==> inputs of 01-13 <==
==> flow/design.v <==
module uart_rx
  #(parameter CLKS_PER_BIT = 104)
  (
   input        i_Clock,
   input        i_Rst,
   input        i_Rx_Serial,
   output reg [15:0] o_Rx_Byte,
  output reg square_wave,
  output reg pin1,
  output  reg pin2
  );
  parameter s_IDLE         = 3'b000;
  parameter s_RX_START_BIT = 3'b001;
  parameter s_RX_DATA_BITS = 3'b010;
  parameter s_RX_STOP_BIT  = 3'b011;
  parameter s_CLEANUP      = 3'b100;
  reg  [7:0] data_check;
  reg [7:0] first_8bit;
  reg [7:0] second_8bit;
  reg           r_Rx_Data_R;
  reg           r_Rx_Data;
  reg [15:0]     r_Clock_Count;
  reg [4:0]     r_Bit_Index;  
  reg [15:0]     r_Rx_Byte;
  reg [2:0]     r_SM_Main;
wire [60:0] distZ = 61'hFFFFFFFFFFFFFF;
reg [23:0] counter;
reg toggle;
reg toggle_n;
wire [23:0] store;
wire [15:0] distA;
reg [15:0] distB;
reg stop;
reg [15:0] rpm;
assign distA =40*distZ;
assign store = (rpm == 16'd0) ? 24'hFFFFFF : (18 * 100000)/ rpm;
  always @(posedge i_Clock)
    begin
    if (i_Rst)
    begin
      r_Rx_Data_R <= 1'b1;
      r_Rx_Data   <= 1'b1;
      o_Rx_Byte   <= 16'd0;
      rpm         <= 16'd0;
      counter     <= 24'd0;
      toggle      <= 1'b1;
      distB       <= 16'd0;
      stop        <= 1'b0;
      square_wave <= 1'b1;
      pin1        <= 1'b0;
      pin2        <= 1'b0;
    end
    else
    begin
      r_Rx_Data_R <= i_Rx_Serial;
      r_Rx_Data   <= i_Rx_Serial;
     o_Rx_Byte[15:8] <= second_8bit;
     o_Rx_Byte[7:0] <= first_8bit;
     rpm <= {second_8bit, first_8bit};
toggle_n = toggle;
if (stop==0)
begin
counter <= counter + 1;
if (counter >= store )
begin
toggle_n = ~toggle;
toggle <= toggle_n;
counter<=0;
if (second_8bit[7] == 0)
begin
pin1 <= 0;
pin2 <= 1;
end
else
begin
pin1 <= 1;
pin2 <= 0;
end
if (toggle_n==0)
begin
distB <= distB +1;
end
end
if (distB ==distA)
begin
stop <= 1;
end
else
begin
square_wave <= toggle_n;
end
end
end
end
always @(posedge i_Clock)
begin
    if (i_Rst)
    begin
      r_SM_Main     <= s_IDLE;
      r_Clock_Count <= 16'd0;
      r_Bit_Index   <= 5'd0;
      r_Rx_Byte     <= 16'd0;
      data_check    <= 8'h00;
      first_8bit    <= 8'h00;
      second_8bit   <= 8'h00;
    end
    else
      case (r_SM_Main)
        s_IDLE :
          begin
            r_Clock_Count <= 0;
            r_Bit_Index   <= 0;
            if (r_Rx_Data == 1'b0)           
              r_SM_Main <= s_RX_START_BIT;
            else
              r_SM_Main <= s_IDLE;
          end
        s_RX_START_BIT :
          begin
            if (r_Clock_Count == (CLKS_PER_BIT-1)/2)
              begin
                if (r_Rx_Data == 1'b0)
                  begin
                    r_Clock_Count <= 0;   
                    r_SM_Main     <= s_RX_DATA_BITS;
                  end
                else
                  r_SM_Main <= s_IDLE;
              end
            else
              begin
                r_Clock_Count <= r_Clock_Count + 1;
                r_SM_Main     <= s_RX_START_BIT;
              end
          end  
        s_RX_DATA_BITS :
          begin
            if (r_Clock_Count < CLKS_PER_BIT-1)
              begin
                r_Clock_Count <= r_Clock_Count + 1;
                r_SM_Main     <= s_RX_DATA_BITS;
              end
            else
              begin
                r_Clock_Count          <= 0;
                r_Rx_Byte[r_Bit_Index] <= r_Rx_Data;
                if (r_Bit_Index < 8)
                  begin
                    r_Bit_Index <= r_Bit_Index + 1;
                    r_SM_Main   <= s_RX_DATA_BITS;
                  end
                else
                  begin
						 if (data_check == 8'h01)
						 begin
                   first_8bit <= r_Rx_Byte[7:0];
						 data_check <= 8'h00;
						 end
						 if (data_check == 8'h00)
						 begin
					second_8bit <= r_Rx_Byte[7:0];
						 data_check <= 8'h01;
						 end
                    r_Bit_Index <= 0;
                    r_SM_Main   <= s_RX_STOP_BIT;
                  end
              end
          end  
        s_RX_STOP_BIT :
          begin
            if (r_Clock_Count < CLKS_PER_BIT-1)
              begin
                r_Clock_Count <= r_Clock_Count + 1;
                r_SM_Main     <= s_RX_STOP_BIT;
              end
            else
              begin
                r_Clock_Count <= 0;
                r_SM_Main     <= s_CLEANUP;
              end
          end  
        s_CLEANUP :
          begin
            r_SM_Main <= s_IDLE;
          end
        default :
          r_SM_Main <= s_IDLE;
      endcase
    end
endmodule  
==> flow/run.sh <==
#!/bin/bash
# the make line also repeats each setting of config.mk as NAME=value (left out here)
make -C /OpenROAD-flow-scripts/flow DESIGN_CONFIG=/design/flow/config.mk WORK_HOME=/design/flow/orfs CLKGATE_MAP_FILE= finish
==> flow/config.mk <==
export PLATFORM = sky130hd
export DESIGN_NAME = uart_rx
export DESIGN_NICKNAME = uart_rx
export VERILOG_FILES = /design/flow/design.v
export SDC_FILE = /design/flow/constraint.sdc
export NUM_CORES = 4
export LEC_CHECK = 0
export CAP_MARGIN = 20
export CORE_ASPECT_RATIO = 0.5
export CORE_MARGIN = 2
export CORE_UTILIZATION = 61
export CTS_CLUSTER_DIAMETER = 96
export CTS_CLUSTER_SIZE = 98
export PLACE_DENSITY = 0.43
export SLEW_MARGIN = 20
export TNS_END_PERCENT = 95
==> flow/constraint.sdc <==
create_clock -name core_clock -period 100.0 [get_ports {i_Clock}]
set_input_delay 20.0000 -clock core_clock [delete_from_list [all_inputs] [get_ports {i_Clock}]]
set_output_delay 20.0000 -clock core_clock [all_outputs]
set_load 0.01 [all_outputs]
==> 10-24 (differences from 01-13) <==
- CORE_ASPECT_RATIO: 0.5 -> not set
- CORE_UTILIZATION: 61 -> 45
- CTS_CLUSTER_DIAMETER: 96 -> not set
- CTS_CLUSTER_SIZE: 98 -> not set
- PLACE_DENSITY: 0.43 -> not set
- TNS_END_PERCENT: 95 -> not set
==> flow/constraint.sdc (replaced) <==
create_clock -name core_clock -period 52.1 [get_ports {i_Clock}]
set_input_delay 10.4200 -clock core_clock [delete_from_list [all_inputs] [get_ports {i_Clock}]]
set_output_delay 10.4200 -clock core_clock [all_outputs]
set_load 0.01 [all_outputs]
==> qor summary <==
| item | 01-13 | 10-24 |
|---|---|---|
| Length of routed wiring on met1 | 43.67 mm | 54.10 mm |
| Met3 Track Usage GR | 4.678% | 2.865% |
| Instance area at placement | 30790 um^2 | 44540 um^2 |
| HPWL Detailed | 74.40 mm | 90.84 mm |
| Grt met2 use | 57.29% | 57.46% |
| Post-detailed-route wirelength per cell | 19.81 um | 17.59 um |
| Total number of vias | 33.02k | 39.90k |
| Count of buffering cells on the critical path with inverters included | 10 | 25 |
| Result of the run | no timing/DRC/antenna violations | complete, but fails checks |
| Layout check failures | - | negative setup slack |
| Width of the die | 317.5 um | 262.1 um |
| Data-path buffer share of cell area in the final layout | 1.672% | 29.32% |
| Core Util, Final | 65.13% | 74.14% |
| Setup slack at placement | 4628 ps | -20210 ps |
| Standard-cell rows | 57 | 94 |
| Footprint of the multi-input gates | 26700 um^2 | 29830 um^2 |

---

==> run a: inputs <==
Starts from the design.v that is shown in full above.
Settings: LEC_CHECK=0, ABC_AREA=1, CAP_MARGIN=5, CELL_PAD_IN_SITES_DETAIL_PLACEMENT=1, CELL_PAD_IN_SITES_GLOBAL_PLACEMENT=3, CORE_ASPECT_RATIO=0.94, CORE_MARGIN=8, CORE_UTILIZATION=25, GPL_ROUTABILITY_DRIVEN=0, GPL_TIMING_DRIVEN=1, MAX_ROUTING_LAYER=met4, MIN_ROUTING_LAYER=met2, PLACE_DENSITY_LB_ADDON=0.17, SETUP_SLACK_MARGIN=5.0, SLEW_MARGIN=20; clock period 93.5 ns.
run.sh (not shown) runs the stock make flow with config.mk's settings and CLKGATE_MAP_FILE=.
==> run b: changes against run a <==
- CELL_PAD_IN_SITES_DETAIL_PLACEMENT: 1 -> unset
- CELL_PAD_IN_SITES_GLOBAL_PLACEMENT: 3 -> unset
- CORE_ASPECT_RATIO: 0.94 -> 1.44
- CORE_MARGIN: 8 -> 2
- CORE_UTILIZATION: 25 -> 40
- CTS_CLUSTER_SIZE: unset -> 88
- GPL_ROUTABILITY_DRIVEN: 0 -> unset
- GPL_TIMING_DRIVEN: 1 -> unset
- MAX_ROUTING_LAYER: met4 -> unset
- MIN_ROUTING_LAYER: met2 -> unset
- PLACE_DENSITY_LB_ADDON: 0.17 -> unset
- SETUP_SLACK_MARGIN: 5.0 -> unset
- SLEW_MARGIN: 20 -> 10
==> flow/constraint.sdc (replaced) <==
create_clock -name core_clock -period 123.0 [get_ports {i_Clock}]
set_input_delay 24.6000 -clock core_clock [delete_from_list [all_inputs] [get_ports {i_Clock}]]
set_output_delay 24.6000 -clock core_clock [all_outputs]
set_load 0.01 [all_outputs]
==> results <==
item                                                                    run a                     run b
Run status                                   no timing/DRC/antenna violations  no timing/DRC/antenna violations
Design Area, Final                                                  31700 µm²                 30800 µm²
Slack of the worst reg-to-reg path                                   15.07 ns                  43.37 ns
Clock period minus final worst setup slack                           78.43 ns                  79.63 ns
Master of the slowest instance on the critical path  sky130_fd_sc_hd__o21ai_0  sky130_fd_sc_hd__a21oi_1
Well-Tap Cells                                                           1537                       960
Growth of design area from synthesis to finish                          9.14%                     6.02%
Area post-placement                                                 30900 µm²                 30200 µm²
Total of fill cells in the finished design                              15100                      7822
Setup slack at placement                                             11.38 ns                  44.14 ns
Clock buf count                                                            17                        18
Worst path buffer plus inverter count                                      74                        70

---

==> job 4882 <==
RTL: the design.v shown in full above, as it stands there.
Settings: LEC_CHECK=0, ABC_AREA=1, CAP_MARGIN=20, CORE_MARGIN=2, CORE_UTILIZATION=72, MAX_ROUTING_LAYER=met4, PLACE_DENSITY_LB_ADDON=0.2, SLEW_MARGIN=20; clock period 74.9 ns.
==> inputs of job 7616, as changes to job 4882 <==
==> flow/config.mk (replaced) <==
export PLATFORM = sky130hd
export DESIGN_NAME = uart_rx
export DESIGN_NICKNAME = uart_rx
export VERILOG_FILES = /design/flow/design.v
export SDC_FILE = /design/flow/constraint.sdc
export NUM_CORES = 4
export LEC_CHECK = 0
export CAP_MARGIN = 20
export CORE_ASPECT_RATIO = 1.85
export CORE_MARGIN = 2
export CORE_UTILIZATION = 54
export SLEW_MARGIN = 20
==> flow/constraint.sdc (replaced) <==
create_clock -name core_clock -period 100.0 [get_ports {i_Clock}]
set_input_delay 20.0000 -clock core_clock [delete_from_list [all_inputs] [get_ports {i_Clock}]]
set_output_delay 20.0000 -clock core_clock [all_outputs]
set_load 0.01 [all_outputs]
==> inputs of job 3548, as changes to job 4882 <==
--- a/flow/config.mk
+++ b/flow/config.mk
@@ -7,8 +7,10 @@
 export LEC_CHECK = 0
 export ABC_AREA = 1
-export CAP_MARGIN = 20
+export CAP_MARGIN = 0
 export CORE_MARGIN = 2
 export CORE_UTILIZATION = 72
-export MAX_ROUTING_LAYER = met4
-export PLACE_DENSITY_LB_ADDON = 0.2
+export CTS_CLUSTER_SIZE = 15
+export GPL_ROUTABILITY_DRIVEN = 0
+export PLACE_DENSITY_LB_ADDON = 0.01
+export SETUP_SLACK_MARGIN = -0.35
 export SLEW_MARGIN = 20
==> flow/constraint.sdc (replaced) <==
create_clock -name core_clock -period 13.3 [get_ports {i_Clock}]
set_input_delay 2.6600 -clock core_clock [delete_from_list [all_inputs] [get_ports {i_Clock}]]
set_output_delay 2.6600 -clock core_clock [all_outputs]
set_load 0.01 [all_outputs]
==> inputs of job 1100, as changes to job 4882 <==
--- a/flow/config.mk
+++ b/flow/config.mk
@@ -10,4 +10,5 @@
 export CORE_MARGIN = 2
 export CORE_UTILIZATION = 72
+export HOLD_SLACK_MARGIN = -0.09
 export MAX_ROUTING_LAYER = met4
 export PLACE_DENSITY_LB_ADDON = 0.2
==> flow/constraint.sdc (replaced) <==
create_clock -name core_clock -period 60.4 [get_ports {i_Clock}]
set_input_delay 12.0800 -clock core_clock [delete_from_list [all_inputs] [get_ports {i_Clock}]]
set_output_delay 12.0800 -clock core_clock [all_outputs]
set_load 0.01 [all_outputs]
==> flow_summary.yaml <==
# flow metrics
place:
  hpwl_um: 86700
layout:
  core_occupancy_in_the_finished_layout: 0.579
  design.seq.count: 114
  final.signal_inverter_count: 182
route:
  detailedRoute.firstPassIterationCount: 5
worst_setup_path:
  reg2reg_launch_point: "o_Rx_Byte[7]"
  critical-path-top-cell-by-count: "o21ai_0"
  critPathBufInv: 12
  setup.worst_path.end_class: "flip-flop"
min_path:
  whs_path_depth: 1
status:
  outcome: "finished clean"
cts:
  root_buffer: "clkbuf_16"
  clock-sinks: 114
floorplanning:
  dieHeight_um: 325
the above is filed under job 7616

==> flow_summary.yaml <==
# flow metrics
cts:
  cts.repair.resized: 9
  clock-sinks: 114
  root_buffer: "clkbuf_16"
route:
  initial_drc_count: 3187
layout:
  final.signal_inverter_count: 692
  design.seq.count: 114
  core_occupancy_in_the_finished_layout: 0.783
floorplanning:
  tap-cell-count: 525
  dieHeight_um: 205
worst_setup_path:
  critPathBufInv: 71
  crit_arrival_ns: 69.27
  setup.worst_path.end_class: "flip-flop"
  critical-path-top-cell-by-count: "nand2_1"
status:
  outcome: "finished clean"
min_path:
  whs_path_depth: 2
place:
  hpwl_um: 63900
the above is filed under job 4882

==> flow_summary.yaml <==
# yosys + openroad results
synthesis:
  postSynthAreaPerCell_um2: 5.90
  yosys.area_share.xor_xnor: 0.0994
  async_flop_share: 0
  and_or_nand_nor_cells_area_fraction: 0.345
  floorplan.nets: 5319
  yosys.cell_types.count: 68
  yosys_area_mm2: 0.0291
  top_area_cell: "ha_1"
  top_cell: "nand2_1"
floorplanning:
  dieHeight_um: 205
status:
  flow.first_error: "[ERROR DPL-0038] Utilization greater than 100%, impossible to legalize"
  outcome: "stopped before the end"
  failing_step: "3_5_place_dp"
the above is filed under job 3548

==> flow_summary.yaml <==
# yosys + openroad results
status:
  outcome: "stopped before the end"
  failing_step: "5_1_grt"
  flow.first_error: "[ERROR GRT-0232] Routing congestion too high. Check the congestion heatmap in the GUI."
synthesis:
  yosys-mux-area-fraction: 0.000344
  post_synth_instance_area_mm2: 0.0291
  synthTopLogicFamily: "simple AND/OR/NAND/NOR gates"
  postSynthAreaPerCell_um2: 5.90
  top_cell: "nand2_1"
  yosys.cell_types.count: 68
floorplanning:
  dieHeight_um: 205
  dieWidth_um: 205
cts:
  root_buffer: "clkbuf_16"
  clock-sinks: 114
place:
  hpwl_um: 66300
global_routing:
  gr-total-overflow: 8106
the above is filed under job 1100

